==> design.v <==
module rtcClkDivider (
	input sys_clk,
	input rst,
	output tick_500Hz,  
	output tick_5s      
);
reg [10:0]counter1;
reg [128:0] counter2;
parameter KEYCHANGE_PERIOD = 5 ;   
localparam [128:0] ctrl = KEYCHANGE_PERIOD*10;
always @(posedge sys_clk) begin
	if (rst) begin
		counter1 <= 0;
		counter2 <= 0;
	end
	else begin
		if (counter1==999) begin
			counter1 <=counter1+1;
		end
		else if (counter1==1999) begin
			counter1 <=0;
		end
		else begin
			counter1<=counter1+1;
		end
		if (counter2==(ctrl/2-1)) begin
			counter2 <=counter2+1;
		end
		else if (counter2==(ctrl-1)) begin
			counter2 <=0;
		end
		else begin
			counter2 <=counter2+1;
		end
	end
end
assign tick_500Hz = !rst && (counter1==999) ;
assign tick_5s = !rst && (counter2==(ctrl/2-1)) ;
endmodule
module timekeeper (
	input clk,     
	input rst,
	input en,
	output[15:0] cur_time	
);
reg [15:0] ct;
always @(posedge clk) begin
	if (rst) begin
		ct <= 0;
	end
	else if (en) begin
		if (ct==16'b1111111111111111) begin
			ct<=0;
		end
		else begin
			ct<=ct+1;
		end
	end
end
assign cur_time =ct ;
endmodule
module hasher (
	input clk,     
	input rst,
	input en,
	input [15:0] cur_time,
	input [15:0] student_id,
	output [15:0] cur_hash	
);
reg [31:0] prev_hash;
reg [15:0] curhash;
always @(*) begin
	prev_hash=cur_hash;
	prev_hash=(cur_time^student_id)-prev_hash;
	prev_hash=prev_hash*prev_hash;
	prev_hash=prev_hash>>8;
	prev_hash=prev_hash & 16'b1111111111111111;
end
always @(posedge clk) begin
	if (rst) begin
		curhash <= 0;
	end
	else if (en) begin
		curhash <= prev_hash[15:0];
	end
end
assign cur_hash = curhash ;
endmodule
module buttonFsm (
	input clk,
	input rst,
	input en,
	input button,    
	output stateful_button
);
reg sb;
reg [1:0] state;
always @(posedge clk) begin
	if (rst) begin
		state <= 0;
	end
	else if (en) begin
	case(state)
	0:
	begin
		if (button) begin
			state <=3;
		end
		else begin
			state <=0;	
		end	
	end
	1:
	begin
		if (button) begin
			state <=2;
		end
		else begin
			state <=1;	
		end	
	end
	2:
	begin
		if (button) begin
			state <=2;
		end
		else begin
			state <=0;	
		end	
	end
	3:
	begin
		if (button) begin
			state <=3;
		end
		else begin
			state <=1;	
		end	
	end
	default: begin
	end
	endcase
	end
end
always @(state or button) begin
	sb=0;
	case(state)
	0:
	begin
		if (button) begin
			sb=1;
		end
		else begin
			sb=0;	
		end	
	end
	1:
	begin
		if (button) begin
			sb=0;
		end
		else begin
			sb=1;	
		end	
	end
	2:
	begin
		if (button) begin
			sb=0;
		end
		else begin
			sb=0;
		end	
	end
	3:
	begin
		if (button) begin
			sb=1;
		end
		else begin
			sb=1;
		end	
	end
	default:
	 begin
	end
	endcase
end
assign stateful_button = sb ;
endmodule
module b16toBCD (
	input [15:0] to_display,
	input enable,
	output [3:0] D5,	
	output [3:0] D4,	
	output [3:0] D3,	
	output [3:0] D2,	
	output [3:0] D1	
);
	reg [15:0] temp;
	reg [3:0] t5;	
	reg [3:0] t4;
	reg [3:0] t3;
	reg [3:0] t2;
	reg [3:0] t1;
	always @(enable or to_display) begin
		temp = to_display ;
		if (enable==0) begin
			t5 = 4'b1111 ;
			t4 = 4'b1111 ;
			t3 = 4'b1111 ;
			t2 = 4'b1111 ;
			t1 = 4'b1111 ;
		end	
		else begin
			t1 = temp % 10 ;
			temp =temp/10 ;
			t2 = temp % 10 ;
			temp =temp/10 ;
			t3 = temp % 10 ;
			temp =temp/10 ;
			t4 = temp % 10 ;
			temp =temp/10 ;
			t5 = temp % 10 ;
		end
	end
	assign D5 =t5 ;
	assign D4 = t4 ;
	assign D3 = t3 ;
	assign D2 =  t2;
	assign D1 = t1 ;
endmodule
module top (
	input sysclk,     
	input rst,        
	input button_in,
	input [15:0] student_id,
	output[3:0] D5_out,	
	output[3:0] D4_out,	
	output[3:0] D3_out,	
	output[3:0] D2_out,	
	output[3:0] D1_out		
);
wire tick500;
wire tick5s;
wire [15:0] curtime;
wire [15:0] curhash;
wire disp;
rtcClkDivider clkd(
	.sys_clk(sysclk),    
	.rst(rst),
	.tick_500Hz(tick500), 
	.tick_5s(tick5s)
	);
timekeeper timekep(
	.clk(sysclk),    
	.rst(rst),
	.en(tick5s),
	.cur_time(curtime)	
	);
hasher hs(
	.clk(sysclk),  
	.rst(rst),
	.en(tick5s),
	.cur_time(curtime),
	.student_id(student_id),
	.cur_hash(curhash)	
	);
buttonFsm button(
	.clk(sysclk),
	.rst(rst),
	.en(tick500),
	.button(button_in),    
	.stateful_button(disp)
	);
b16toBCD display(
	.to_display(curhash),
	.enable(disp),
	.D5(D5_out),	
	.D4(D4_out),
	.D3(D3_out),
	.D2(D2_out),
	.D1(D1_out)
	);
endmodule
==> run.sh <==
#!/bin/bash
# the make line also repeats each setting of config.mk as NAME=value (left out here)
make -C /OpenROAD-flow-scripts/flow DESIGN_CONFIG=/design/flow/config.mk WORK_HOME=/design/flow/orfs CLKGATE_MAP_FILE= finish
==> config.mk <==
export PLATFORM = sky130hd
export DESIGN_NAME = top
export DESIGN_NICKNAME = top
export VERILOG_FILES = /design/flow/design.v
export SDC_FILE = /design/flow/constraint.sdc
export NUM_CORES = 4
export LEC_CHECK = 0
export ABC_AREA = 1
export CAP_MARGIN = 20
export CELL_PAD_IN_SITES_DETAIL_PLACEMENT = 2
export CELL_PAD_IN_SITES_GLOBAL_PLACEMENT = 3
export CORE_ASPECT_RATIO = 0.81
export CORE_MARGIN = 2
export CORE_UTILIZATION = 40
export GPL_ROUTABILITY_DRIVEN = 1
export GPL_TIMING_DRIVEN = 0
export MAX_ROUTING_LAYER = met4
export MIN_ROUTING_LAYER = met2
export PLACE_DENSITY_LB_ADDON = 0.06
export SETUP_SLACK_MARGIN = 5.0
export SLEW_MARGIN = 30
==> constraint.sdc <==
create_clock -name core_clock -period 25.0 [get_ports {sysclk}]
set_input_delay 5.0000 -clock core_clock [delete_from_list [all_inputs] [get_ports {sysclk}]]
set_output_delay 5.0000 -clock core_clock [all_outputs]
set_load 0.01 [all_outputs]
==> impl_metrics.py, run 1 <==
# Flow results
metrics = {
    "status": {
        "outcome": "did not finish",
        "failing_step": "global placement (3_3_place_gp)",
        "firstError": "[ERROR FLW-0024] Place density exceeds 1.0 (current PLACE_DENSITY_LB_ADDON =  0.06). Please check if the value of  PLACE_DENSITY_LB_ADDON is between 0 and 0.99.",
    },
    "die": {
        "num_io_pins": 39,
        "rows": 79,
        "fp_util_pct": 40.61,
        "floorplan.die.width_um": 273,
        "dieHeight_um": 221.9,
        "core_area_um2": 57730,
        "die-area_um2": 60580,
    },
    "yosys": {
        "mux_area_share_pct": 0,
        "fp_nets": 3867,
        "ys_chip_area_um2": 23440,
        "synth_area_um2": 23440,
        "synth.logic.top_family": "simple AND/OR/NAND/NOR gates",
        "synthTopCellsByArea": "fa_1, dfxtp_1, nand2_1",
        "ys_seq_share_pct": 15.03,
        "synth.most_common_cell": "nand2_1",
        "yosys_cells": 3544,
        "xor_area_share_pct": 5.342,
        "syn_inst": 3544,
        "synthFlopType": "dfxtp_1",
        "simple_gate_share_pct": 35.27,
        "top_cell_area_share_pct": 16.14,
        "ys_types": 61,
        "synthArstFlopShare_pct": 0,
        "synth_top_cell_by_area": "fa_1",
        "synth-adder-area-share_pct": 22.28,
        "synth-edff-count": 0,
        "ys_ff": 176,
        "ys_sh_aoi_pct": 8.891,
        "syn_avg_cell_area_um2": 6.615,
        "common_cells": "nand2_1, inv_1, nor2_1",
        "yosysWarnings": 5,
    },
}
==> run 2, diff against run 1 <==
- CELL_PAD_IN_SITES_DETAIL_PLACEMENT: 2 -> unset
- CELL_PAD_IN_SITES_GLOBAL_PLACEMENT: 3 -> unset
- CORE_ASPECT_RATIO: 0.81 -> 0.5
- CORE_UTILIZATION: 40 -> 72
- CTS_CLUSTER_DIAMETER: unset -> 397
- CTS_CLUSTER_SIZE: unset -> 95
- GPL_ROUTABILITY_DRIVEN: 1 -> unset
- GPL_TIMING_DRIVEN: 0 -> unset
- MAX_ROUTING_LAYER: met4 -> unset
- MIN_ROUTING_LAYER: met2 -> unset
- PLACE_DENSITY: unset -> 0.4
- PLACE_DENSITY_LB_ADDON: 0.06 -> unset
- SETUP_SLACK_MARGIN: 5.0 -> -0.69
- SLEW_MARGIN: 30 -> 20
- TNS_END_PERCENT: unset -> 5
- clock period: 25.0 -> 10.9 ns (I/O delays scaled with it)
==> run 2 against run 1 <==
  * Synthesized cell count unchanged
  * Die size shrank 44%
  * The flow stops in global routing (5_1_grt)
  * Synthesized area unchanged
==> impl_metrics.py, run 2 <==
# Flow results
metrics = {
    "status": {
        "outcome": "did not finish",
        "failing_step": "global routing (5_1_grt)",
        "firstError": "[ERROR GRT-0116] Global routing finished with congestion. Check the congestion regions in the DRC Viewer.",
    },
    "yosys": {
        "syn_inst": 3544,
        "ys_chip_area_um2": 23440,
        "syn_avg_cell_area_um2": 6.615,
        "yosysWarnings": 5,
        "ys_ff": 176,
        "ys_types": 61,
        "synth-adder-area-share_pct": 22.28,
        "yosys_cells": 3544,
        "ys_sh_aoi_pct": 8.891,
        "simple_gate_share_pct": 35.27,
        "synthTopCellsByArea": "fa_1, dfxtp_1, nand2_1",
        "synthArstFlopShare_pct": 0,
        "ys_seq_share_pct": 15.03,
        "synth-edff-count": 0,
        "synth_top_cell_by_area": "fa_1",
        "fp_nets": 3867,
        "synth.logic.top_family": "simple AND/OR/NAND/NOR gates",
        "synth.most_common_cell": "nand2_1",
        "common_cells": "nand2_1, inv_1, nor2_1",
        "synthFlopType": "dfxtp_1",
        "top_cell_area_share_pct": 16.14,
        "synth_area_um2": 23440,
        "mux_area_share_pct": 0,
        "xor_area_share_pct": 5.342,
    },
    "clock_tree": {
        "root_buffer": "clkbuf_16",
        "clockBufferDepth": 2,
        "htree_levels": 4,
        "numCtsBuffers": 17,
        "cts_sinks": 176,
    },
    "global_routing": {
        "grt_overflow": 292,
        "grt.total_usage_pct": 86.19,
    },
    "die": {
        "dieHeight_um": 131.6,
        "rows": 46,
        "fp_util_pct": 73.53,
        "core_area_um2": 31890,
        "floorplan.die.width_um": 259.2,
        "num_io_pins": 39,
        "die-area_um2": 34110,
    },
    "placement": {
        "pre_cts_ws_ns": -3.796,
        "gp_congestion": 0.9341,
        "place_hpwl_mm": 62.02,
        "io_buffers": 38,
    },
}
[run 2: stage by stage]
stage,cell area (um^2),TNS (ns),std cells,hold slack [ns],utilization (%)
CTS,29850,-47.14,4620,0.4810,93.62
detailed placement,28470,-47.08,4544,0.4590,89.29
global placement,28470,-30.67,4544,0.4268,89.29
floorplan,23460,-15.03,3544,0.4175,-
[run 2: what timing repair did]
action	4_1_cts
endpoints found under the setup margin	22
hold endpoints to repair	0
hold buffers	0
buffers inserted	39
pin swaps	82
cloned	5
gates resized	140
[run 2: per-layer routing]
| metal | global-route usage [%] | overflow |
|---|---|---|
| met1 | 84.44 | 18 |
| met2 | 98.08 | 165 |
| met3 | 77.74 | 8 |
| met4 | 85.19 | 101 |
| met5 | 58.63 | 0 |
==> run 3, diff against run 2 <==
- ABC_AREA: 1 -> 0
- CAP_MARGIN: 20 -> 30
- CELL_PAD_IN_SITES_DETAIL_PLACEMENT: unset -> 1
- CELL_PAD_IN_SITES_GLOBAL_PLACEMENT: unset -> 1
- CORE_ASPECT_RATIO: 0.5 -> 0.64
- CORE_UTILIZATION: 72 -> 22
- CTS_CLUSTER_DIAMETER: 397 -> 167
- CTS_CLUSTER_SIZE: 95 -> 77
- HOLD_SLACK_MARGIN: unset -> 0.2
- MAX_ROUTING_LAYER: unset -> met4
- MIN_ROUTING_LAYER: unset -> met1
- PLACE_DENSITY: 0.4 -> 0.41
- SETUP_SLACK_MARGIN: -0.69 -> -1.82
- SLEW_MARGIN: 20 -> 40
- TNS_END_PERCENT: 5 -> 100
- clock period: 10.9 -> 31.2 ns (I/O delays scaled with it)
==> run 3 against run 2 <==
  * Now clean on timing, DRC and antenna
  * Synthesized area up 0.35%
  * Die size rose to 3.2 times the previous value
  * Synthesized cell count down 15%
==> impl_metrics.py, run 3 <==
# Auto-generated metrics
metrics = {
    "critical_path": {
        "required_ns": 24.96,
        "crit_family": "AND-OR/OR-AND gates",
        "setup.worst_path.end_class": "output pin",
        "arrival_ns": 15.19,
        "critical_path_depth": 54,
        "endpoint": "D4_out[2]",
        "cp_common_cell": "inv_2",
        "worstSetupPathType": "register to output pin",
        "startpoint_type": "register",
        "timing.rr.end": "hs.curhash[15]",
        "rrSetupSlack_ns": 20.06,
        "cp_slowest_cell": "clkdlybuf4s50_1",
        "worst-path-buf-inv": 11,
        "r2r_start": "hs.curhash[1]",
        "ff2ff_path_depth": 39,
        "setup.worst_path.start": "hs.curhash[13]",
        "path_max_fanout": 18,
        "max_stage_delay_ns": 0.57,
    },
    "timing": {
        "hold_violations": 0,
        "drv_slew": 0,
        "finClkSkew_ns": 0.01319,
        "fin_crit_ns": 21.43,
        "grt_setup_unrepaired": "no",
        "report.final.setup_viol": 0,
        "maxSlewHeadroom_pct": 40.98,
        "max_freq_mhz": 46.67,
        "tightest_slew_ns": 0.8852,
        "fin_tns_setup_ns": 0,
        "finalCritPeriodShare_pct": 68.68,
        "layout_setup_ws_ns": 9.772,
    },
    "routing": {
        "dr_total_vias": 21670,
        "routed_wl_mm": 86.05,
        "detail-route-antenna-nets": 0,
        "drc_errors": 0,
        "drt-vias-per-instance": 4.899,
        "drt_iter0_drc": 1473,
        "first_pass_iters": 5,
        "wl_per_cell_um": 19.45,
    },
    "placement": {
        "io_buffers": 38,
        "gp_congestion": 0.8270,
        "place_hpwl_mm": 70.53,
        "pre_cts_ws_ns": 10.18,
    },
    "yosys": {
        "synthArstFlopShare_pct": 0,
        "yosys_cells": 3015,
        "ys_sh_aoi_pct": 19.07,
        "top_cell_area_share_pct": 16.08,
        "synthFlopType": "dfxtp_1",
        "ys_types": 129,
        "ys_ff": 176,
        "fp_nets": 3338,
        "synth_area_um2": 23530,
        "mux_area_share_pct": 1.792,
        "synth.most_common_cell": "nor2_1",
        "synthTopCellsByArea": "fa_1, dfxtp_1, nor2_1",
        "synth_top_cell_by_area": "fa_1",
        "synth-adder-area-share_pct": 22.55,
        "common_cells": "nor2_1, inv_1, nand2_1",
        "xor_area_share_pct": 9.769,
        "ys_chip_area_um2": 23530,
        "syn_avg_cell_area_um2": 7.804,
        "syn_inst": 3015,
        "synth.logic.top_family": "simple AND/OR/NAND/NOR gates",
        "simple_gate_share_pct": 24.96,
        "synth-edff-count": 0,
        "yosysWarnings": 5,
        "ys_seq_share_pct": 14.98,
    },
    "finish": {
        "fill_cells": 12510,
        "fin_nets": 3328,
        "logic_area_um2": 18480,
        "synthToLayoutAreaGrowth_pct": 11.35,
        "regArea_um2": 3523,
    },
    "hold_path": {
        "min_path_type": "register to register",
        "min-delay-start": "clkd.counter1[0]",
        "min_to": "clkd.counter1[0]",
        "hold_depth": 1,
    },
    "status": {
        "outcome": "finished clean",
    },
    "global_routing": {
        "grt_max_degree": 70,
        "grt_overflow": 0,
        "grt_pass1_wl_mm": 136.7,
        "antenna_found_initial": 2,
        "grt_pass1_vias": 22760,
        "grt.total_usage_pct": 16.38,
    },
    "pwr": {
        "top_power_group": "combinational logic",
        "power_sequential_mw": 0.226,
        "p_clk_share_pct": 9.0,
        "p_leak_nw": 10.66,
        "swShare_pct": 51.70,
        "pwr-share-seq_pct": 9.3,
        "p_sw_mw": 1.260,
        "pg_clk_mw": 0.220,
        "share_comb_of_total_power_pct": 81.7,
        "internal_power_mw": 1.177,
        "powerDensity_nw_per_um2": 93.02,
        "comb_power_mw": 1.99,
        "irDropWorstVdd_mv": 0.1001,
    },
    "run": {
        "warning_count": 33,
        "maxCapViolations": 0,
    },
    "clock_tree": {
        "cts_tree": "built",
        "root_buffer": "clkbuf_16",
        "insertion_delay_ns": 0.50,
        "cts_resized": 0,
        "cts_setup_buffers": 0,
        "clockBufferDepth": 2,
        "postCtsHoldBufs": 0,
        "clk_pin_slew_ns": 0.08,
        "numCtsBuffers": 17,
        "cts_sinks": 176,
        "htree_levels": 4,
    },
    "die": {
        "dieHeight_um": 265.6,
        "die-area_um2": 109600,
        "num_io_pins": 39,
        "floorplan.die.width_um": 412.8,
        "fp_util_pct": 22.32,
        "rows": 95,
        "core_area_um2": 105400,
    },
}
==> run 3: cell type report <==
cell class | instances | area share, %
clock inverter | 13 | 0.4824
antenna | 1 | 0.009552
clock buffer | 18 | 1.676
timing repair buffer | 83 | 2.746
inverter | 305 | 4.375
sequential | 176 | 13.45
multi-input combinational | 2422 | 70.55
tap | 1406 | 6.715
==> run 3: metal layers <==
layer	GRT usage (%)	part of all wire, %	vias up
met1	25.10	56	10870
met3	2.372	3.6	52
met5	-	0	-
met4	3.194	1.3	0
met2	22.33	40	267
li1	-	-	10480
==> run 3: stage by stage <==
stage / util [%] / hold WS (ns) / total power [mW] / instances / cell area (um^2)
floorplan: - / 0.4175 / 1.610 / 3015 / 23530
global placement: 24.24 / 0.4302 / 2.218 / 4390 / 25550
detailed placement: 24.26 / 0.4414 / 2.247 / 4391 / 25580
CTS: 24.80 / 0.4595 / 2.507 / 4422 / 26140
global route: 24.85 / 0.4964 / 2.817 / 4424 / 26200
finish: 24.85 / 0.4513 / 2.437 / 4424 / 26200
==> run 4, diff against run 3 <==
- ABC_AREA: 0 -> unset
- CAP_MARGIN: 30 -> 40
- CELL_PAD_IN_SITES_DETAIL_PLACEMENT: 1 -> unset
- CELL_PAD_IN_SITES_GLOBAL_PLACEMENT: 1 -> 2
- CORE_ASPECT_RATIO: 0.64 -> unset
- CORE_UTILIZATION: 22 -> 40
- CTS_CLUSTER_DIAMETER: 167 -> 291
- CTS_CLUSTER_SIZE: 77 -> 100
- HOLD_SLACK_MARGIN: 0.2 -> unset
- MAX_ROUTING_LAYER: met4 -> unset
- MIN_ROUTING_LAYER: met1 -> unset
- PLACE_DENSITY: 0.41 -> unset
- PLACE_DENSITY_LB_ADDON: unset -> 0.05
- SETUP_SLACK_MARGIN: -1.82 -> 5.0
- SLEW_MARGIN: 40 -> 20
- TNS_END_PERCENT: 100 -> 15
- clock period: 31.2 -> 25.0 ns (I/O delays scaled with it)
==> run 4 against run 3 <==
  * Die size is 45% lower
  * Critical endpoint unchanged
  * Sequential share of layout area is 0.43 points higher
  * Via count is 1.6% lower
  * Clock skew is 0.0063 ns higher
  * Design area is 3.0% lower
  * Clock power is 27% higher
  * First-iteration DRC count is 19% lower
  * Still clean
==> impl_metrics.py, run 4 <==
# Auto-generated metrics
metrics = {
    "status": {
        "outcome": "finished clean",
    },
    "critical_path": {
        "worst-path-buf-inv": 10,
        "timing.rr.end": "hs.curhash[14]",
        "max_stage_delay_ns": 0.57,
        "path_max_fanout": 18,
        "arrival_ns": 13.78,
        "critical_path_depth": 53,
        "setup.worst_path.end_class": "output pin",
        "rrSetupSlack_ns": 14.36,
        "ff2ff_path_depth": 41,
        "crit_family": "AND-OR/OR-AND gates",
        "worstSetupPathType": "register to output pin",
        "required_ns": 20.00,
        "endpoint": "D4_out[2]",
        "cp_common_cell": "inv_2",
        "cp_slowest_cell": "clkdlybuf4s50_1",
        "setup.worst_path.start": "hs.curhash[13]",
        "r2r_start": "hs.curhash[2]",
        "startpoint_type": "register",
    },
    "hold_path": {
        "min-delay-start": "clkd.counter1[0]",
        "hold_depth": 1,
        "min_path_type": "register to register",
        "min_to": "clkd.counter1[0]",
    },
    "timing": {
        "finClkSkew_ns": 0.01951,
        "holdWs_ns": 0.4526,
        "maxSlewHeadroom_pct": 42.73,
        "fin_crit_ns": 18.78,
        "grt_setup_unrepaired": "no",
        "drv_slew": 0,
        "max_freq_mhz": 53.25,
        "fin_tns_setup_ns": 0,
        "report.final.setup_viol": 0,
        "tightest_slew_ns": 0.8578,
        "hold_violations": 0,
        "finalCritPeriodShare_pct": 75.12,
    },
    "routing": {
        "detail-route-antenna-nets": 0,
        "drt-vias-per-instance": 5.640,
        "routed_wl_mm": 67.38,
        "drt_iter0_drc": 1194,
        "dr_total_vias": 21330,
        "drc_errors": 0,
        "first_pass_iters": 5,
        "antenna_cells": 0,
        "wl_per_cell_um": 17.82,
    },
    "placement": {
        "place_hpwl_mm": 53.23,
        "gp_congestion": 0.9282,
        "io_buffers": 38,
        "placed_area_um2": 24680,
    },
    "global_routing": {
        "antenna_found_initial": 3,
        "grt.total_usage_pct": 22.36,
        "grt_pass1_wl_mm": 111.1,
        "grt_pass1_vias": 21140,
        "grt_overflow": 0,
        "grt_max_degree": 113,
    },
    "pwr": {
        "swShare_pct": 49.49,
        "pwr-share-seq_pct": 10.1,
        "p_leak_nw": 10.65,
        "power_sequential_mw": 0.282,
        "share_comb_of_total_power_pct": 79.9,
        "internal_power_mw": 1.415,
        "p_clk_share_pct": 10.0,
        "pg_clk_mw": 0.280,
        "powerDensity_nw_per_um2": 110.2,
        "comb_power_mw": 2.24,
        "irDropWorstVdd_mv": 0.3845,
        "p_sw_mw": 1.386,
        "top_power_group": "combinational logic",
    },
    "finish": {
        "fin_nets": 3327,
        "final_core_util_pct": 43.88,
        "synthToLayoutAreaGrowth_pct": 8.014,
        "design_area_um2": 25410,
    },
    "clock_tree": {
        "clockBufferDepth": 2,
        "insertion_delay_ns": 0.46,
        "root_buffer": "clkbuf_16",
        "cts_sinks": 176,
        "htree_levels": 4,
        "cts_tree": "built",
        "clk_pin_slew_ns": 0.08,
        "numCtsBuffers": 17,
    },
    "die": {
        "dieHeight_um": 246.5,
        "die-area_um2": 60770,
        "num_io_pins": 39,
        "core_area_um2": 57920,
        "rows": 88,
        "fp_util_pct": 40.62,
        "floorplan.die.width_um": 246.5,
    },
    "yosys": {
        "synth.most_common_cell": "nor2_1",
        "yosys_cells": 3015,
        "syn_inst": 3015,
        "ys_ff": 176,
        "syn_avg_cell_area_um2": 7.804,
        "synth-edff-count": 0,
        "synth_top_cell_by_area": "fa_1",
        "synthTopCellsByArea": "fa_1, dfxtp_1, nor2_1",
        "synth-adder-area-share_pct": 22.55,
        "synthFlopType": "dfxtp_1",
        "top_cell_area_share_pct": 16.08,
        "ys_seq_share_pct": 14.98,
        "fp_nets": 3338,
        "xor_area_share_pct": 9.769,
        "ys_chip_area_um2": 23530,
        "synthArstFlopShare_pct": 0,
        "synth_area_um2": 23530,
        "synth.logic.top_family": "simple AND/OR/NAND/NOR gates",
        "yosysWarnings": 5,
        "ys_types": 129,
        "ys_sh_aoi_pct": 19.07,
        "simple_gate_share_pct": 24.96,
        "common_cells": "nor2_1, inv_1, nand2_1",
        "mux_area_share_pct": 1.792,
    },
    "run": {
        "warning_count": 35,
        "maxCapViolations": 0,
    },
}
## run 4: layer usage
metal	part of all wire [%]	global-route usage [%]	wire length, um	vias to the layer above
met5	0.061	0	41	-
met4	1.5	4.837	1034	6
met3	2.9	2.113	1944	68
met2	48	38.41	32480	391
met1	47	30.35	31870	10380
li1	-	-	-	10480
## run 4: timing repair
item,CTS,global route
endpoints found under the setup margin,0,11
resized,0,8
setup buffers,0,4
hold buffers,0,0
## run 4: through the flow
stage / setup WS (ns) / instances / total power [mW]
after global placement: 6.032 / 3734 / 2.518
after detailed placement: 5.855 / 3741 / 2.544
after CTS: 5.269 / 3773 / 2.856
after global routing: 4.985 / 3782 / 3.233
final: 6.219 / 3782 / 2.801
after floorplan: 9.267 / 3015 / 2.009
## run 4: layout make-up
type                            count  area (um^2)
Fill cell                        6028        32500
Multi-Input combinational cell   2422        18430
Sequential cell                   176         3527
Inverter                          305         1146
Tap cell                          765        957.2
Timing Repair Buffer               82        719.4
Clock buffer                       17        425.4
Clock inverter                     15        207.7
==> run 5, diff against run 4 <==
- ABC_AREA: unset -> 1
- CAP_MARGIN: 40 -> 20
- CELL_PAD_IN_SITES_GLOBAL_PLACEMENT: 2 -> unset
- CORE_UTILIZATION: 40 -> 72
- CTS_CLUSTER_DIAMETER: 291 -> 394
- PLACE_DENSITY: unset -> 0.35
- PLACE_DENSITY_LB_ADDON: 0.05 -> unset
- SETUP_SLACK_MARGIN: 5.0 -> unset
- TNS_END_PERCENT: 15 -> 10
- clock period: 25.0 -> 11.3 ns (I/O delays scaled with it)
==> run 5 against run 4 <==
  * The run now fails in global routing (5_1_grt)
  * Synthesized cell count is 18% higher
  * Synthesized area is 0.35% lower
  * Die size is 44% lower
==> impl_metrics.py, run 5 <==
# Flow results
metrics = {
    "placement": {
        "placed_area_um2": 28350,
        "dp_cells": 4536,
        "place_hpwl_mm": 64.00,
        "io_buffers": 38,
        "gp_congestion": 0.9933,
    },
    "yosys": {
        "ys_types": 61,
        "synth-adder-area-share_pct": 22.28,
        "synthFlopType": "dfxtp_1",
        "ys_ff": 176,
        "synth-edff-count": 0,
        "mux_area_share_pct": 0,
        "synth.logic.top_family": "simple AND/OR/NAND/NOR gates",
        "syn_avg_cell_area_um2": 6.615,
        "ys_sh_aoi_pct": 8.891,
        "synth.most_common_cell": "nand2_1",
        "ys_seq_share_pct": 15.03,
        "yosysWarnings": 5,
        "xor_area_share_pct": 5.342,
        "common_cells": "nand2_1, inv_1, nor2_1",
        "synthTopCellsByArea": "fa_1, dfxtp_1, nand2_1",
        "synth_top_cell_by_area": "fa_1",
        "syn_inst": 3544,
        "fp_nets": 3867,
        "yosys_cells": 3544,
        "synth_area_um2": 23440,
        "ys_chip_area_um2": 23440,
        "simple_gate_share_pct": 35.27,
        "synthArstFlopShare_pct": 0,
        "top_cell_area_share_pct": 16.14,
    },
    "die": {
        "die-area_um2": 34020,
        "num_io_pins": 39,
        "dieHeight_um": 184.5,
        "core_area_um2": 32290,
        "rows": 66,
        "floorplan.die.width_um": 184.5,
        "fp_util_pct": 72.61,
    },
    "clock_tree": {
        "numCtsBuffers": 17,
        "root_buffer": "clkbuf_16",
        "cts_sinks": 176,
        "htree_levels": 4,
        "clockBufferDepth": 2,
    },
    "global_routing": {
        "grt.total_usage_pct": 82.92,
        "grt_overflow": 269,
    },
    "status": {
        "failing_step": "global routing (5_1_grt)",
        "firstError": "[ERROR GRT-0116] Global routing finished with congestion. Check the congestion regions in the DRC Viewer.",
        "outcome": "did not finish",
    },
}
-- run 5: per-layer routing --
metal / overflow / GRT usage, %
met4: 102 / 87.20
met5: 0 / 42.22
met2: 151 / 96.99
met3: 8 / 72.00
met1: 8 / 79.85
-- run 5: stage by stage --
| stage | hold slack, ns | setup WS, ns |
|---|---|---|
| CTS | 0.4660 | -3.587 |
| detailed placement | 0.4431 | -3.585 |
| global placement | 0.4288 | -2.608 |
| floorplan | 0.4175 | -1.708 |
-- run 5: what timing repair did --
action                                  CTS
pin swaps                                69
buffers inserted                         62
resized                                 131
cloned                                    4
hold buffers                              0
endpoints found under the setup margin   24
==> run 6, diff against run 5 <==
- CELL_PAD_IN_SITES_DETAIL_PLACEMENT: unset -> 2
- CELL_PAD_IN_SITES_GLOBAL_PLACEMENT: unset -> 3
- CORE_ASPECT_RATIO: unset -> 0.81
- CORE_UTILIZATION: 72 -> 26
- CTS_CLUSTER_DIAMETER: 394 -> unset
- CTS_CLUSTER_SIZE: 100 -> unset
- GPL_ROUTABILITY_DRIVEN: unset -> 0
- GPL_TIMING_DRIVEN: unset -> 0
- MAX_ROUTING_LAYER: unset -> met4
- MIN_ROUTING_LAYER: unset -> met2
- PLACE_DENSITY: 0.35 -> unset
- PLACE_DENSITY_LB_ADDON: unset -> 0.06
- SETUP_SLACK_MARGIN: unset -> 5.0
- SLEW_MARGIN: 20 -> 30
- TNS_END_PERCENT: 10 -> unset
- clock period: 11.3 -> 24.7 ns (I/O delays scaled with it)
==> run 6 against run 5 <==
  * The run now finishes clean
  * Synthesized area is the same
  * Synthesized cell count unchanged
  * Die size rose to 2.7 times the previous value
==> impl_metrics.py, run 6 <==
# Auto-generated metrics
metrics = {
    "status": {
        "outcome": "finished clean",
    },
    "critical_path": {
        "worstSetupPathType": "register to output pin",
        "required_ns": 19.76,
        "timing.rr.end": "hs.curhash[15]",
        "setup.worst_path.start": "hs.curhash[13]",
        "startpoint_type": "register",
        "critical_path_depth": 97,
        "endpoint": "D4_out[3]",
        "worst-path-buf-inv": 13,
        "cp_slowest_cell": "nor2_2",
        "arrival_ns": 14.01,
        "r2r_start": "timekep.ct[0]",
        "rrSetupSlack_ns": 11.63,
        "setup.worst_path.end_class": "output pin",
        "path_max_fanout": 8,
        "ff2ff_path_depth": 44,
        "crit_family": "simple AND/OR/NAND/NOR gates",
        "max_stage_delay_ns": 0.44,
    },
    "hold_path": {
        "min_to": "clkd.counter1[0]",
        "hold_depth": 1,
        "min-delay-start": "clkd.counter1[0]",
        "min_path_type": "register to register",
    },
    "timing": {
        "tightest_slew_ns": 0.9918,
        "report.final.setup_viol": 0,
        "holdWs_ns": 0.4550,
        "max_freq_mhz": 52.78,
        "fin_tns_setup_ns": 0,
        "grt_setup_unrepaired": "no",
        "finClkSkew_ns": 0.03051,
        "hold_violations": 0,
        "maxSlewHeadroom_pct": 33.64,
        "finalCritPeriodShare_pct": 76.71,
        "drv_slew": 0,
        "fin_crit_ns": 18.95,
    },
    "die": {
        "rows": 99,
        "dieHeight_um": 274.3,
        "core_area_um2": 89680,
        "die-area_um2": 92610,
        "fp_util_pct": 26.14,
        "num_io_pins": 39,
        "floorplan.die.width_um": 337.7,
    },
    "pwr": {
        "share_comb_of_total_power_pct": 84.4,
        "swShare_pct": 57.33,
        "p_leak_nw": 13.36,
        "comb_power_mw": 3.18,
        "p_clk_share_pct": 8.1,
        "top_power_group": "combinational logic",
        "pwr-share-seq_pct": 7.5,
        "irDropWorstVdd_mv": 0.2516,
        "powerDensity_nw_per_um2": 134.4,
        "power_sequential_mw": 0.285,
        "p_sw_mw": 2.163,
        "internal_power_mw": 1.610,
        "pg_clk_mw": 0.304,
    },
    "clock_tree": {
        "clockBufferDepth": 2,
        "cts_tree": "built",
        "clk_pin_slew_ns": 0.10,
        "insertion_delay_ns": 0.51,
        "htree_levels": 4,
        "postCtsHoldBufs": 0,
        "cts_sinks": 176,
        "numCtsBuffers": 17,
        "root_buffer": "clkbuf_16",
    },
    "yosys": {
        "synth.logic.top_family": "simple AND/OR/NAND/NOR gates",
        "synthTopCellsByArea": "fa_1, dfxtp_1, nand2_1",
        "xor_area_share_pct": 5.342,
        "synth_area_um2": 23440,
        "ys_ff": 176,
        "synthArstFlopShare_pct": 0,
        "fp_nets": 3867,
        "synthFlopType": "dfxtp_1",
        "top_cell_area_share_pct": 16.14,
        "common_cells": "nand2_1, inv_1, nor2_1",
        "synth-adder-area-share_pct": 22.28,
        "simple_gate_share_pct": 35.27,
        "ys_sh_aoi_pct": 8.891,
        "synth_top_cell_by_area": "fa_1",
        "synth.most_common_cell": "nand2_1",
        "syn_avg_cell_area_um2": 6.615,
        "ys_types": 61,
        "syn_inst": 3544,
        "synth-edff-count": 0,
        "yosysWarnings": 5,
        "ys_chip_area_um2": 23440,
        "yosys_cells": 3544,
        "mux_area_share_pct": 0,
        "ys_seq_share_pct": 15.03,
    },
    "routing": {
        "first_pass_iters": 6,
        "drc_errors": 0,
        "drt-vias-per-instance": 6.633,
        "routed_wl_mm": 94.45,
        "drt_iter0_drc": 2950,
        "detail-route-antenna-nets": 0,
        "dr_total_vias": 32810,
        "wl_per_cell_um": 19.09,
    },
    "finish": {
        "logic_area_um2": 17910,
        "fill_cells": 10810,
        "synthToLayoutAreaGrowth_pct": 19.71,
        "fin_nets": 4036,
        "regArea_um2": 3535,
    },
    "run": {
        "warning_count": 33,
        "maxCapViolations": 0,
    },
    "global_routing": {
        "grtUsageMet3_pct": 45.50,
        "grt_use_met2_pct": 34.79,
        "antenna_found_initial": 2,
        "grt_pass1_wl_mm": 145.4,
        "met1_usage_pct": 0,
        "grt_max_degree": 20,
        "grt_pass1_vias": 39030,
        "grt.total_usage_pct": 31.80,
        "grt_overflow": 0,
        "grt-busiest-layer": "met3",
    },
    "placement": {
        "place_hpwl_mm": 75.48,
        "io_buffers": 37,
    },
}
[run 6: metal layers]
metal | part of all wire [%] | up-vias | routed length, um
met2 | 53 | 9081 | 50190
met1 | 0 | 11920 | 0
met4 | 2.4 | 0 | 2299
met3 | 44 | 301 | 41960
li1 | - | 11510 | -
met5 | 0 | - | 0
[run 6: area by class of cell]
class | instances | area share (%)
Clock inverter | 15 | 0.6776
Buffer | 58 | 1.458
Multi-Input combinational cell | 2575 | 63.81
Tap cell | 1212 | 5.403
Inverter | 737 | 9.942
Antenna cell | 9 | 0.08025
Timing Repair Buffer | 148 | 4.516
Sequential cell | 176 | 12.59
Clock buffer | 17 | 1.516
[run 6: what timing repair did]
action	4_1_cts	5_1_grt
setup buffers	10	95
setup endpoints to repair	7	7
pin swaps	13	105
gates cloned	1	7
gates resized	33	270
[run 6: metrics by stage]
| stage | power [mW] | std cells | area (um^2) | utilization, % | setup WS, ns |
|---|---|---|---|---|---|
| floorplan | 2.277 | 3544 | 23450 | - | 8.967 |
| global placement | 3.305 | 4793 | 25330 | 28.25 | 5.289 |
| detailed placement | 3.422 | 4793 | 25360 | 28.28 | 4.891 |
| CTS | 3.768 | 4836 | 26190 | 29.20 | 5.029 |
| global route | 4.255 | 4944 | 28060 | 31.29 | 4.585 |
| finish | 3.772 | 4947 | 28070 | 31.30 | 5.753 |
==> run 7, diff against run 6 <==
- ABC_AREA: 1 -> unset
- CELL_PAD_IN_SITES_DETAIL_PLACEMENT: 2 -> unset
- CELL_PAD_IN_SITES_GLOBAL_PLACEMENT: 3 -> unset
- CORE_ASPECT_RATIO: 0.81 -> unset
- CORE_UTILIZATION: 26 -> 65
- GPL_ROUTABILITY_DRIVEN: 0 -> unset
- GPL_TIMING_DRIVEN: 0 -> unset
- MAX_ROUTING_LAYER: met4 -> unset
- MIN_ROUTING_LAYER: met2 -> unset
- PLACE_DENSITY_LB_ADDON: 0.06 -> unset
- SETUP_SLACK_MARGIN: 5.0 -> -0.75
- SLEW_MARGIN: 30 -> 20
- clock period: 24.7 -> 21.2 ns (I/O delays scaled with it)
==> run 7 against run 6 <==
  * Critical path depth is 48 lower
  * Core utilization is 39 points higher
  * Design area is 11% lower
  * Highest routed layer is now met5
==> impl_metrics.py, run 7 <==
# Auto-generated metrics
metrics = {
    "yosys": {
        "synth.logic.top_family": "simple AND/OR/NAND/NOR gates",
        "synth.most_common_cell": "nor2_1",
        "fp_nets": 3338,
        "synthFlopType": "dfxtp_1",
        "simple_gate_share_pct": 24.96,
        "yosysWarnings": 5,
        "synthTopCellsByArea": "fa_1, dfxtp_1, nor2_1",
        "xor_area_share_pct": 9.769,
        "synth_top_cell_by_area": "fa_1",
        "synth_area_um2": 23530,
        "common_cells": "nor2_1, inv_1, nand2_1",
        "top_cell_area_share_pct": 16.08,
        "ys_sh_aoi_pct": 19.07,
        "synthArstFlopShare_pct": 0,
        "ys_types": 129,
        "synth-adder-area-share_pct": 22.55,
        "ys_chip_area_um2": 23530,
        "synth-edff-count": 0,
        "ys_seq_share_pct": 14.98,
        "yosys_cells": 3015,
        "syn_avg_cell_area_um2": 7.804,
        "ys_ff": 176,
        "mux_area_share_pct": 1.792,
        "syn_inst": 3015,
    },
    "timing": {
        "hold_violations": 0,
        "grt_setup_unrepaired": "no",
        "finClkSkew_ns": 0.01828,
        "drv_slew": 0,
        "finalCritPeriodShare_pct": 89.47,
        "report.final.setup_viol": 0,
        "maxSlewHeadroom_pct": 27.72,
        "max_freq_mhz": 52.72,
        "fin_crit_ns": 18.97,
        "tightest_slew_ns": 1.077,
        "fin_tns_setup_ns": 0,
    },
    "critical_path": {
        "worst-path-buf-inv": 8,
        "endpoint": "D4_out[2]",
        "r2r_start": "hs.curhash[1]",
        "path_max_fanout": 31,
        "worstSetupPathType": "register to output pin",
        "max_stage_delay_ns": 0.94,
        "cp_common_cell": "ha_1",
        "timing.rr.end": "hs.curhash[15]",
        "critical_path_depth": 49,
        "setup.worst_path.start": "hs.curhash[13]",
        "rrSetupSlack_ns": 10.63,
        "required_ns": 16.96,
        "ff2ff_path_depth": 42,
        "crit_family": "simple AND/OR/NAND/NOR gates",
        "setup.worst_path.end_class": "output pin",
        "startpoint_type": "register",
        "cp_slowest_cell": "o41ai_1",
        "arrival_ns": 14.73,
    },
    "global_routing": {
        "grt_max_degree": 99,
        "grt_pass1_vias": 21680,
        "grt_pass1_wl_mm": 104.0,
        "grt.total_usage_pct": 32.73,
        "grt_overflow": 0,
        "antenna_found_initial": 1,
    },
    "finish": {
        "design_area_um2": 24840,
        "synthToLayoutAreaGrowth_pct": 5.579,
        "final_core_util_pct": 69.84,
        "fill_cells": 2965,
        "fin_nets": 3308,
    },
    "pwr": {
        "power_mw": 3.387,
        "internal_power_mw": 1.699,
        "comb_power_mw": 2.73,
        "swShare_pct": 49.82,
        "share_comb_of_total_power_pct": 80.6,
        "p_leak_nw": 10.56,
        "irDropWorstVdd_mv": 0.5525,
        "powerDensity_nw_per_um2": 136.3,
        "pg_clk_mw": 0.326,
        "power_sequential_mw": 0.332,
        "p_sw_mw": 1.687,
        "p_clk_share_pct": 9.6,
        "top_power_group": "combinational logic",
        "pwr-share-seq_pct": 9.8,
    },
    "placement": {
        "io_buffers": 38,
        "placed_area_um2": 24220,
        "gp_congestion": 0.9711,
        "place_hpwl_mm": 48.30,
    },
    "clock_tree": {
        "cts_setup_buffers": 0,
        "postCtsHoldBufs": 0,
        "htree_levels": 4,
        "cts_sinks": 176,
        "clk_pin_slew_ns": 0.07,
        "clockBufferDepth": 2,
        "cts_resized": 0,
        "numCtsBuffers": 17,
        "insertion_delay_ns": 0.44,
        "cts_tree": "built",
        "root_buffer": "clkbuf_16",
    },
    "routing": {
        "drc_errors": 0,
        "routed_wl_mm": 61.59,
        "wl_per_cell_um": 17.81,
        "first_pass_iters": 6,
        "dr_total_vias": 22000,
        "drt_iter0_drc": 1686,
        "drt-vias-per-instance": 6.361,
        "detail-route-antenna-nets": 0,
        "antenna_cells": 0,
    },
    "hold_path": {
        "hold_depth": 1,
        "min_path_type": "register to register",
        "min-delay-start": "clkd.counter1[0]",
        "min_to": "clkd.counter1[0]",
    },
    "die": {
        "num_io_pins": 39,
        "fp_util_pct": 66.15,
        "dieHeight_um": 194.3,
        "floorplan.die.width_um": 194.3,
        "die-area_um2": 37740,
        "core_area_um2": 35570,
        "rows": 69,
    },
    "run": {
        "maxCapViolations": 0,
        "warning_count": 35,
    },
    "status": {
        "outcome": "finished clean",
    },
}
[run 7: stage by stage]
step	setup WS (ns)	hold slack (ns)	cells
after floorplan	6.227	0.4175	3015
after global placement	3.503	0.4307	3425
after detailed placement	3.061	0.4353	3426
after CTS	2.514	0.4490	3458
after global routing	1.038	0.4727	3459
final	2.233	0.4462	3459
[run 7: layout make-up]
class                   count  area, um^2  share of cell area [%]
clock buffers              18       439.2                   1.768
clock inverters            14       168.9                  0.6800
inverters                 305        1146                   4.614
multi-input cells        2422       18420                   74.14
flip-flops and latches    176        3523                   14.18
well taps                 461       576.8                   2.322
repair buffers             63       569.3                   2.292
[run 7: routing by layer]
layer	vias to the layer above	wire length, um	GRT usage [%]	share of wire [%]
met5	-	13	0	0.021
met1	10660	26960	43.41	44
met4	2	1945	11.25	3.2
met3	147	3453	3.635	5.6
li1	10430	-	-	-
met2	761	29220	55.58	47
==> run 8, diff against run 7 <==
- CORE_UTILIZATION: 65 -> 71
- CTS_CLUSTER_DIAMETER: unset -> 329
- CTS_CLUSTER_SIZE: unset -> 35
- SETUP_SLACK_MARGIN: -0.75 -> unset
- clock period: 21.2 -> 11.5 ns (I/O delays scaled with it)
==> run 8 against run 7 <==
  * Die size down 8.3%
  * Synthesized area unchanged
  * Synthesized cell count unchanged
  * The run now fails in clock tree synthesis (4_1_cts)
==> impl_metrics.py, run 8 <==
# Flow results
metrics = {
    "yosys": {
        "ys_types": 129,
        "synth-edff-count": 0,
        "xor_area_share_pct": 9.769,
        "synth.most_common_cell": "nor2_1",
        "synth_area_um2": 23530,
        "yosysWarnings": 5,
        "ys_ff": 176,
        "common_cells": "nor2_1, inv_1, nand2_1",
        "fp_nets": 3338,
        "syn_inst": 3015,
        "syn_avg_cell_area_um2": 7.804,
        "top_cell_area_share_pct": 16.08,
        "ys_seq_share_pct": 14.98,
        "synthTopCellsByArea": "fa_1, dfxtp_1, nor2_1",
        "ys_sh_aoi_pct": 19.07,
        "synth.logic.top_family": "simple AND/OR/NAND/NOR gates",
        "synth-adder-area-share_pct": 22.55,
        "ys_chip_area_um2": 23530,
        "yosys_cells": 3015,
        "synthFlopType": "dfxtp_1",
        "synth_top_cell_by_area": "fa_1",
        "synthArstFlopShare_pct": 0,
        "simple_gate_share_pct": 24.96,
        "mux_area_share_pct": 1.792,
    },
    "die": {
        "rows": 66,
        "num_io_pins": 39,
        "dieHeight_um": 186.0,
        "core_area_um2": 32620,
        "fp_util_pct": 72.13,
        "die-area_um2": 34610,
        "floorplan.die.width_um": 186.0,
    },
    "status": {
        "outcome": "did not finish",
        "firstError": "[ERROR DPL-0033] detailed placement checks failed during check placement.",
        "failing_step": "clock tree synthesis (4_1_cts)",
    },
    "placement": {
        "dp_cells": 4012,
        "io_buffers": 38,
        "gp_congestion": 1.022,
        "place_hpwl_mm": 62.64,
    },
}
==> run 8: through the flow <==
| step | hold slack, ns | setup TNS [ns] | worst slack, ns | cell area, um^2 |
|---|---|---|---|---|
| 3_3_place_gp | 0.4292 | -7.918 | -0.7884 | 29080 |
| 2_1_floorplan | 0.4175 | -1.395 | -0.4052 | 23880 |
| 3_5_place_dp | 0.4720 | -14.99 | -1.147 | 29080 |
==> run 9, diff against run 8 <==
- CELL_PAD_IN_SITES_DETAIL_PLACEMENT: unset -> 2
- CORE_UTILIZATION: 71 -> 47
- CTS_CLUSTER_DIAMETER: 329 -> 22
- CTS_CLUSTER_SIZE: 35 -> 12
- GPL_ROUTABILITY_DRIVEN: unset -> 0
- GPL_TIMING_DRIVEN: unset -> 0
- PLACE_DENSITY_LB_ADDON: unset -> 0.28
- SLEW_MARGIN: 20 -> 35
- TNS_END_PERCENT: unset -> 45
- clock period: 11.5 -> 17.4 ns (I/O delays scaled with it)
==> run 9 against run 8 <==
  * The flow again stops in clock tree synthesis (4_1_cts)
  * Die size is 50% higher
  * Synthesized area stayed put
  * Synthesized cell count stayed put
==> impl_metrics.py, run 9 <==
# Flow results
metrics = {
    "status": {
        "outcome": "did not finish",
        "failing_step": "clock tree synthesis (4_1_cts)",
        "firstError": "[ERROR DPL-0033] detailed placement checks failed during check placement.",
    },
    "yosys": {
        "ys_sh_aoi_pct": 19.07,
        "yosysWarnings": 5,
        "synth_area_um2": 23530,
        "common_cells": "nor2_1, inv_1, nand2_1",
        "synth-edff-count": 0,
        "synth_top_cell_by_area": "fa_1",
        "ys_chip_area_um2": 23530,
        "synthFlopType": "dfxtp_1",
        "syn_inst": 3015,
        "synth.most_common_cell": "nor2_1",
        "mux_area_share_pct": 1.792,
        "synth-adder-area-share_pct": 22.55,
        "synthTopCellsByArea": "fa_1, dfxtp_1, nor2_1",
        "xor_area_share_pct": 9.769,
        "fp_nets": 3338,
        "ys_types": 129,
        "yosys_cells": 3015,
        "ys_seq_share_pct": 14.98,
        "synth.logic.top_family": "simple AND/OR/NAND/NOR gates",
        "top_cell_area_share_pct": 16.08,
        "simple_gate_share_pct": 24.96,
        "syn_avg_cell_area_um2": 7.804,
        "synthArstFlopShare_pct": 0,
        "ys_ff": 176,
    },
    "die": {
        "core_area_um2": 49150,
        "dieHeight_um": 227.7,
        "fp_util_pct": 47.87,
        "floorplan.die.width_um": 227.7,
        "rows": 81,
        "die-area_um2": 51860,
        "num_io_pins": 39,
    },
    "placement": {
        "io_buffers": 38,
        "place_hpwl_mm": 103.1,
        "dp_cells": 3717,
        "pre_cts_ws_ns": -2.175,
        "placed_area_um2": 24800,
    },
}
## run 9: stage by stage
| step | power (mW) | hold slack, ns | util, % |
|---|---|---|---|
| 2_1_floorplan | 2.886 | 0.4175 | - |
| 3_3_place_gp | 3.619 | 0.4281 | 50.33 |
| 3_5_place_dp | 4.393 | 0.4709 | 50.45 |
==> run 10, diff against run 9 <==
- ABC_AREA: unset -> 1
- CORE_MARGIN: 2 -> 10
- CORE_UTILIZATION: 47 -> 40
- CTS_CLUSTER_DIAMETER: 22 -> unset
- CTS_CLUSTER_SIZE: 12 -> unset
- GPL_ROUTABILITY_DRIVEN: 0 -> 1
- MIN_ROUTING_LAYER: unset -> met2
- PLACE_DENSITY: unset -> 0.89
- PLACE_DENSITY_LB_ADDON: 0.28 -> unset
- SETUP_SLACK_MARGIN: unset -> 5.0
- SLEW_MARGIN: 35 -> 20
- TNS_END_PERCENT: 45 -> unset
- clock period: 17.4 -> 25.0 ns (I/O delays scaled with it)
==> run 10 against run 9 <==
  * The flow again stops in clock tree synthesis (4_1_cts)
  * Die size rose by 32%
  * Synthesized cell count rose by 18%
  * Synthesized area fell by 0.35%
==> impl_metrics.py, run 10 <==
# Flow results
metrics = {
    "yosys": {
        "top_cell_area_share_pct": 16.14,
        "mux_area_share_pct": 0,
        "ys_seq_share_pct": 15.03,
        "yosysWarnings": 5,
        "ys_chip_area_um2": 23440,
        "xor_area_share_pct": 5.342,
        "synthTopCellsByArea": "fa_1, dfxtp_1, nand2_1",
        "common_cells": "nand2_1, inv_1, nor2_1",
        "synth_area_um2": 23440,
        "syn_avg_cell_area_um2": 6.615,
        "syn_inst": 3544,
        "synth-edff-count": 0,
        "synth_top_cell_by_area": "fa_1",
        "fp_nets": 3867,
        "ys_ff": 176,
        "synth.most_common_cell": "nand2_1",
        "synthFlopType": "dfxtp_1",
        "synth-adder-area-share_pct": 22.28,
        "ys_types": 61,
        "simple_gate_share_pct": 35.27,
        "ys_sh_aoi_pct": 8.891,
        "synthArstFlopShare_pct": 0,
        "yosys_cells": 3544,
        "synth.logic.top_family": "simple AND/OR/NAND/NOR gates",
    },
    "status": {
        "failing_step": "clock tree synthesis (4_1_cts)",
        "outcome": "did not finish",
        "firstError": "[ERROR DPL-0033] detailed placement checks failed during check placement.",
    },
    "placement": {
        "gp_congestion": 0.9923,
        "pre_cts_ws_ns": 0.7598,
        "place_hpwl_mm": 164.0,
        "dp_cells": 4346,
        "placed_area_um2": 24780,
        "io_buffers": 37,
    },
    "die": {
        "rows": 88,
        "num_io_pins": 39,
        "floorplan.die.width_um": 262.1,
        "fp_util_pct": 40.48,
        "die-area_um2": 68700,
        "core_area_um2": 57920,
        "dieHeight_um": 262.1,
    },
}
==> run 11, diff against run 10 <==
- CELL_PAD_IN_SITES_DETAIL_PLACEMENT: 2 -> unset
- CORE_MARGIN: 10 -> 2
- CORE_UTILIZATION: 40 -> 64
- CTS_CLUSTER_DIAMETER: unset -> 263
- CTS_CLUSTER_SIZE: unset -> 99
- GPL_ROUTABILITY_DRIVEN: 1 -> unset
- GPL_TIMING_DRIVEN: 0 -> unset
- MIN_ROUTING_LAYER: met2 -> unset
- PLACE_DENSITY: 0.89 -> 0.35
- SETUP_SLACK_MARGIN: 5.0 -> unset
- clock period: 25.0 -> 11.8 ns (I/O delays scaled with it)
==> run 11 against run 10 <==
  * Now fails the layout checks on setup timing
  * Synthesized area stayed put
  * Die size fell by 44%
  * Synthesized cell count unchanged
==> impl_metrics.py, run 11 <==
# Auto-generated metrics
metrics = {
    "status": {
        "outcome": "complete, but fails checks",
        "so_faults": "setup timing",
    },
    "die": {
        "core_area_um2": 36350,
        "dieHeight_um": 195.4,
        "rows": 70,
        "floorplan.die.width_um": 195.4,
        "num_io_pins": 39,
        "fp_util_pct": 64.50,
        "die-area_um2": 38180,
    },
    "timing": {
        "maxSlewHeadroom_pct": 13.08,
        "grt_setup_unrepaired": "yes",
        "tightest_slew_ns": 1.292,
        "finClkSkew_ns": 0.01711,
        "max_freq_mhz": 61.81,
        "layout_setup_ws_ns": -4.378,
        "report.final.setup_viol": 19,
        "hold_violations": 0,
        "fin_crit_ns": 16.18,
        "fin_tns_setup_ns": -50.44,
        "drv_slew": 0,
        "finalCritPeriodShare_pct": 137.1,
        "holdWs_ns": 0.4677,
    },
    "global_routing": {
        "grt_pass1_vias": 27300,
        "grtUsageMet3_pct": 6.131,
        "antenna_found_initial": 0,
        "grt.total_usage_pct": 40.00,
        "grt_overflow": 0,
        "grt_max_degree": 53,
        "grt-busiest-layer": "met2",
        "met1_usage_pct": 46.08,
        "grt_use_met2_pct": 71.42,
        "grt_pass1_wl_mm": 125.8,
    },
    "run": {
        "maxCapViolations": 0,
        "warning_count": 38,
    },
    "pwr": {
        "irDropWorstVdd_mv": 2.498,
        "p_leak_nw": 15.91,
        "p_clk_share_pct": 6.2,
        "comb_power_mw": 8.61,
        "p_sw_mw": 4.975,
        "share_comb_of_total_power_pct": 87.7,
        "pwr-share-seq_pct": 6.1,
        "internal_power_mw": 4.832,
        "top_power_group": "combinational logic",
        "pg_clk_mw": 0.605,
        "powerDensity_nw_per_um2": 315.4,
        "swShare_pct": 50.73,
        "power_sequential_mw": 0.596,
        "power_mw": 9.807,
    },
    "yosys": {
        "ys_ff": 176,
        "ys_sh_aoi_pct": 8.891,
        "ys_types": 61,
        "synthTopCellsByArea": "fa_1, dfxtp_1, nand2_1",
        "common_cells": "nand2_1, inv_1, nor2_1",
        "synth_top_cell_by_area": "fa_1",
        "yosys_cells": 3544,
        "xor_area_share_pct": 5.342,
        "synthFlopType": "dfxtp_1",
        "simple_gate_share_pct": 35.27,
        "synthArstFlopShare_pct": 0,
        "yosysWarnings": 5,
        "mux_area_share_pct": 0,
        "synth.most_common_cell": "nand2_1",
        "fp_nets": 3867,
        "synth-edff-count": 0,
        "ys_seq_share_pct": 15.03,
        "synth-adder-area-share_pct": 22.28,
        "syn_avg_cell_area_um2": 6.615,
        "ys_chip_area_um2": 23440,
        "synth_area_um2": 23440,
        "synth.logic.top_family": "simple AND/OR/NAND/NOR gates",
        "top_cell_area_share_pct": 16.14,
        "syn_inst": 3544,
    },
    "routing": {
        "routed_wl_mm": 80.65,
        "dr_total_vias": 27230,
        "drt-vias-per-instance": 5.820,
        "wl_per_cell_um": 17.24,
        "drt_iter0_drc": 2754,
        "antenna_cells": 0,
        "first_pass_iters": 8,
        "drc_errors": 0,
        "detail-route-antenna-nets": 0,
    },
    "critical_path": {
        "rrSetupSlack_ns": 1.86,
        "path_max_fanout": 8,
        "setup.worst_path.end_class": "output pin",
        "startpoint_type": "register",
        "worstSetupPathType": "register to output pin",
        "arrival_ns": 13.82,
        "worst-path-buf-inv": 23,
        "r2r_start": "timekep.ct[0]",
        "required_ns": 9.44,
        "cp_common_cell": "nand2_1",
        "endpoint": "D4_out[3]",
        "critical_path_depth": 104,
        "max_stage_delay_ns": 0.37,
        "cp_slowest_cell": "dfxtp_4",
        "crit_family": "simple AND/OR/NAND/NOR gates",
        "setup.worst_path.start": "hs.curhash[13]",
        "ff2ff_path_depth": 45,
        "timing.rr.end": "hs.curhash[15]",
    },
    "finish": {
        "logic_area_um2": 18280,
        "design_area_um2": 31090,
        "fin_nets": 4521,
        "instances_no_fill": 4679,
        "synthToLayoutAreaGrowth_pct": 32.62,
        "final_core_util_pct": 85.54,
        "fill_cells": 2151,
        "regArea_um2": 3530,
    },
    "placement": {
        "place_hpwl_mm": 56.96,
        "gp_congestion": 0.9423,
        "pre_cts_ws_ns": -3.185,
        "io_buffers": 38,
        "placed_area_um2": 28660,
        "dp_cells": 4554,
    },
    "clock_tree": {
        "clockBufferDepth": 2,
        "postCtsHoldBufs": 0,
        "cts_sinks": 176,
        "insertion_delay_ns": 0.46,
        "clk_pin_slew_ns": 0.09,
        "htree_levels": 4,
        "cts_tree": "built",
        "numCtsBuffers": 17,
        "root_buffer": "clkbuf_16",
    },
    "hold_path": {
        "hold_depth": 1,
        "min_path_type": "register to register",
        "min_to": "clkd.counter1[0]",
        "min-delay-start": "clkd.counter1[0]",
    },
}
## run 11: metal layers
| layer | vias to the layer above | routed length (um) |
|---|---|---|
| li1 | 12580 | - |
| met1 | 12730 | 29450 |
| met2 | 1453 | 39220 |
| met3 | 477 | 6679 |
| met4 | 0 | 5300 |
| met5 | - | 0 |
## run 11: layout make-up
| type | instances | share of cell area (%) |
|---|---|---|
| multi-input combinational | 2581 | 58.80 |
| timing repair buffer | 685 | 17.02 |
| sequential | 176 | 11.35 |
| inverter | 737 | 8.970 |
| tap | 468 | 1.883 |
| clock buffer | 17 | 1.368 |
| clock inverter | 15 | 0.5996 |
## run 11: timing repair
action | 4_1_cts | 5_1_grt
buffers inserted | 50 | 34
gates resized | 214 | 149
pin swaps | 78 | 91
endpoints found under the setup margin | 20 | 21
endpoints found under the hold margin | 0 | 0
gates cloned | 8 | 1
==> run 12, diff against run 11 <==
- CORE_ASPECT_RATIO: unset -> 0.5
- CORE_UTILIZATION: 64 -> 72
- CTS_CLUSTER_DIAMETER: 263 -> 397
- CTS_CLUSTER_SIZE: 99 -> 95
- PLACE_DENSITY: 0.35 -> 0.4
- SETUP_SLACK_MARGIN: unset -> 2.7
- clock period: 11.8 -> 17.4 ns (I/O delays scaled with it)
==> run 12 against run 11 <==
  * The run now fails in global routing (5_1_grt)
  * Synthesized area is the same
  * Die size shrank 11%
  * Synthesized cell count is the same
==> impl_metrics.py, run 12 <==
# Flow results
metrics = {
    "placement": {
        "dp_cells": 3970,
        "place_hpwl_mm": 46.00,
        "pre_cts_ws_ns": -0.09353,
        "gp_congestion": 0.9238,
        "io_buffers": 38,
    },
    "status": {
        "firstError": "[ERROR GRT-0232] Routing congestion too high. Check the congestion heatmap in the GUI.",
        "outcome": "did not finish",
        "failing_step": "global routing (5_1_grt)",
    },
    "global_routing": {
        "grt_overflow": 8,
        "grt.total_usage_pct": 63.79,
    },
    "yosys": {
        "synthTopCellsByArea": "fa_1, dfxtp_1, nand2_1",
        "synth-edff-count": 0,
        "ys_chip_area_um2": 23440,
        "top_cell_area_share_pct": 16.14,
        "fp_nets": 3867,
        "synth_top_cell_by_area": "fa_1",
        "yosys_cells": 3544,
        "synth-adder-area-share_pct": 22.28,
        "synth_area_um2": 23440,
        "syn_avg_cell_area_um2": 6.615,
        "mux_area_share_pct": 0,
        "ys_ff": 176,
        "synth.most_common_cell": "nand2_1",
        "ys_sh_aoi_pct": 8.891,
        "syn_inst": 3544,
        "synthArstFlopShare_pct": 0,
        "synthFlopType": "dfxtp_1",
        "simple_gate_share_pct": 35.27,
        "xor_area_share_pct": 5.342,
        "ys_types": 61,
        "common_cells": "nand2_1, inv_1, nor2_1",
        "yosysWarnings": 5,
        "ys_seq_share_pct": 15.03,
        "synth.logic.top_family": "simple AND/OR/NAND/NOR gates",
    },
    "die": {
        "floorplan.die.width_um": 259.2,
        "num_io_pins": 39,
        "core_area_um2": 31890,
        "fp_util_pct": 73.53,
        "rows": 46,
        "dieHeight_um": 131.6,
        "die-area_um2": 34110,
    },
    "clock_tree": {
        "cts_sinks": 176,
        "root_buffer": "clkbuf_16",
        "postCtsHoldBufs": 0,
        "clockBufferDepth": 2,
        "htree_levels": 4,
        "numCtsBuffers": 17,
    },
}
[run 12: metrics by stage]
| stage | hold WS, ns | cell area, um^2 | setup TNS [ns] |
|---|---|---|---|
| after floorplan | 0.4175 | 23450 | 0 |
| after global placement | 0.4287 | 24150 | 0 |
| after detailed placement | 0.4409 | 24150 | -0.1035 |
| after CTS | 0.4700 | 26820 | 0 |
[run 12: what timing repair did]
action / CTS
resized: 266
cloned: 9
pin swaps: 109
buffers inserted: 145
endpoints found under the setup margin: 15
[run 12: layer usage]
metal  GRT usage [%]  overflow
met1           67.17         1
met2           80.29         4
met3           48.15         1
met4           51.88         2
met5           34.65         0
==> run 13, diff against run 12 <==
- ABC_AREA: 1 -> unset
- CORE_ASPECT_RATIO: 0.5 -> unset
- CORE_UTILIZATION: 72 -> 65
- CTS_CLUSTER_DIAMETER: 397 -> unset
- PLACE_DENSITY: 0.4 -> unset
- SETUP_SLACK_MARGIN: 2.7 -> unset
==> run 13 against run 12 <==
  * The run now finishes clean
  * Synthesized area is 0.35% higher
  * Die size is 11% higher
  * Synthesized cell count shrank 15%
==> impl_metrics.py, run 13 <==
# Auto-generated metrics
metrics = {
    "status": {
        "outcome": "finished clean",
    },
    "critical_path": {
        "endpoint": "D4_out[2]",
        "timing.rr.end": "hs.curhash[15]",
        "worstSetupPathType": "register to output pin",
        "required_ns": 13.92,
        "cp_slowest_cell": "clkdlybuf4s50_1",
        "worst-path-buf-inv": 9,
        "ff2ff_path_depth": 41,
        "path_max_fanout": 18,
        "critical_path_depth": 48,
        "setup.worst_path.start": "hs.curhash[13]",
        "rrSetupSlack_ns": 6.62,
        "cp_common_cell": "nand2_1",
        "startpoint_type": "register",
        "arrival_ns": 13.13,
        "crit_family": "simple AND/OR/NAND/NOR gates",
        "r2r_start": "hs.curhash[2]",
        "max_stage_delay_ns": 0.58,
        "setup.worst_path.end_class": "output pin",
    },
    "die": {
        "fp_util_pct": 66.15,
        "floorplan.die.width_um": 194.3,
        "num_io_pins": 39,
        "dieHeight_um": 194.3,
        "die-area_um2": 37740,
        "rows": 69,
        "core_area_um2": 35570,
    },
    "hold_path": {
        "min_to": "clkd.counter1[0]",
        "hold_depth": 1,
        "min-delay-start": "clkd.counter1[0]",
        "min_path_type": "register to register",
    },
    "yosys": {
        "yosysWarnings": 5,
        "synthFlopType": "dfxtp_1",
        "common_cells": "nor2_1, inv_1, nand2_1",
        "syn_avg_cell_area_um2": 7.804,
        "syn_inst": 3015,
        "yosys_cells": 3015,
        "synth_area_um2": 23530,
        "fp_nets": 3338,
        "top_cell_area_share_pct": 16.08,
        "simple_gate_share_pct": 24.96,
        "synthArstFlopShare_pct": 0,
        "ys_chip_area_um2": 23530,
        "synth-adder-area-share_pct": 22.55,
        "synthTopCellsByArea": "fa_1, dfxtp_1, nor2_1",
        "synth.logic.top_family": "simple AND/OR/NAND/NOR gates",
        "ys_sh_aoi_pct": 19.07,
        "synth_top_cell_by_area": "fa_1",
        "xor_area_share_pct": 9.769,
        "synth-edff-count": 0,
        "ys_seq_share_pct": 14.98,
        "mux_area_share_pct": 1.792,
        "ys_ff": 176,
        "ys_types": 129,
        "synth.most_common_cell": "nor2_1",
    },
    "pwr": {
        "top_power_group": "combinational logic",
        "pwr-share-seq_pct": 9.8,
        "share_comb_of_total_power_pct": 81.0,
        "power_sequential_mw": 0.405,
        "swShare_pct": 50.13,
        "p_leak_nw": 10.67,
        "irDropWorstVdd_mv": 0.9186,
        "p_clk_share_pct": 9.2,
        "p_sw_mw": 2.065,
        "comb_power_mw": 3.34,
        "pg_clk_mw": 0.379,
        "internal_power_mw": 2.055,
        "powerDensity_nw_per_um2": 164.5,
    },
    "finish": {
        "logic_area_um2": 18510,
        "synthToLayoutAreaGrowth_pct": 6.445,
        "fin_nets": 3326,
        "fill_cells": 2933,
        "regArea_um2": 3527,
        "final_core_util_pct": 70.41,
    },
    "routing": {
        "first_pass_iters": 5,
        "detail-route-antenna-nets": 0,
        "drt_iter0_drc": 1769,
        "drt-vias-per-instance": 6.322,
        "antenna_cells": 0,
        "drc_errors": 0,
        "routed_wl_mm": 61.74,
        "dr_total_vias": 21980,
        "wl_per_cell_um": 17.76,
    },
    "clock_tree": {
        "numCtsBuffers": 17,
        "cts_sinks": 176,
        "postCtsHoldBufs": 0,
        "clockBufferDepth": 2,
        "root_buffer": "clkbuf_16",
        "clk_pin_slew_ns": 0.08,
        "htree_levels": 4,
        "cts_tree": "built",
        "insertion_delay_ns": 0.44,
    },
    "placement": {
        "gp_congestion": 0.9706,
        "io_buffers": 38,
        "pre_cts_ws_ns": 0.5904,
        "place_hpwl_mm": 48.15,
    },
    "timing": {
        "maxSlewHeadroom_pct": 25.04,
        "tightest_slew_ns": 1.110,
        "max_freq_mhz": 60.21,
        "finalCritPeriodShare_pct": 95.45,
        "layout_setup_ws_ns": 0.7913,
        "report.final.setup_viol": 0,
        "finClkSkew_ns": 0.01260,
        "hold_violations": 0,
        "fin_crit_ns": 16.61,
        "drv_slew": 0,
    },
    "global_routing": {
        "grt_max_degree": 81,
        "grt_overflow": 0,
        "grt_pass1_wl_mm": 103.6,
        "grt.total_usage_pct": 32.51,
        "antenna_found_initial": 0,
        "grt_pass1_vias": 21590,
    },
    "run": {
        "warning_count": 35,
        "maxCapViolations": 0,
    },
}
run 13: timing repair:
action                                  4_1_cts  5_1_grt
buffers inserted                              0        8
pin swaps                                     0        3
endpoints found under the setup margin        1       12
resized                                       1       21
hold endpoints to repair                      0        0
cloned                                        0        0
run 13: per-layer routing:
metal | global-route usage [%] | wire [um]
met1 | 42.17 | 26420
met2 | 56.39 | 29820
met3 | 3.809 | 3873
met4 | 10.75 | 1627
met5 | 0 | 0
run 13: layout make-up:
type,count,share of cell area (%)
Clock buffer,19,1.769
Multi-Input combinational cell,2422,73.90
Sequential cell,176,14.08
Timing Repair Buffer,81,2.808
Clock inverter,13,0.5596
Inverter,305,4.576
Tap cell,461,2.303
run 13: metrics by stage:
stage	instance area, um^2	setup TNS (ns)	cells	power [mW]	hold slack, ns
finish	25040	0	3477	4.120	0.4565
global route	25040	-0.007395	3477	4.595	0.4883
CTS	24890	0	3469	4.142	0.4618
detailed placement	24300	0	3437	3.732	0.4437
global placement	24300	0	3437	3.554	0.4278
floorplan	23530	0	3015	2.886	0.4175
Power is estimated from default activity; no workload was simulated.
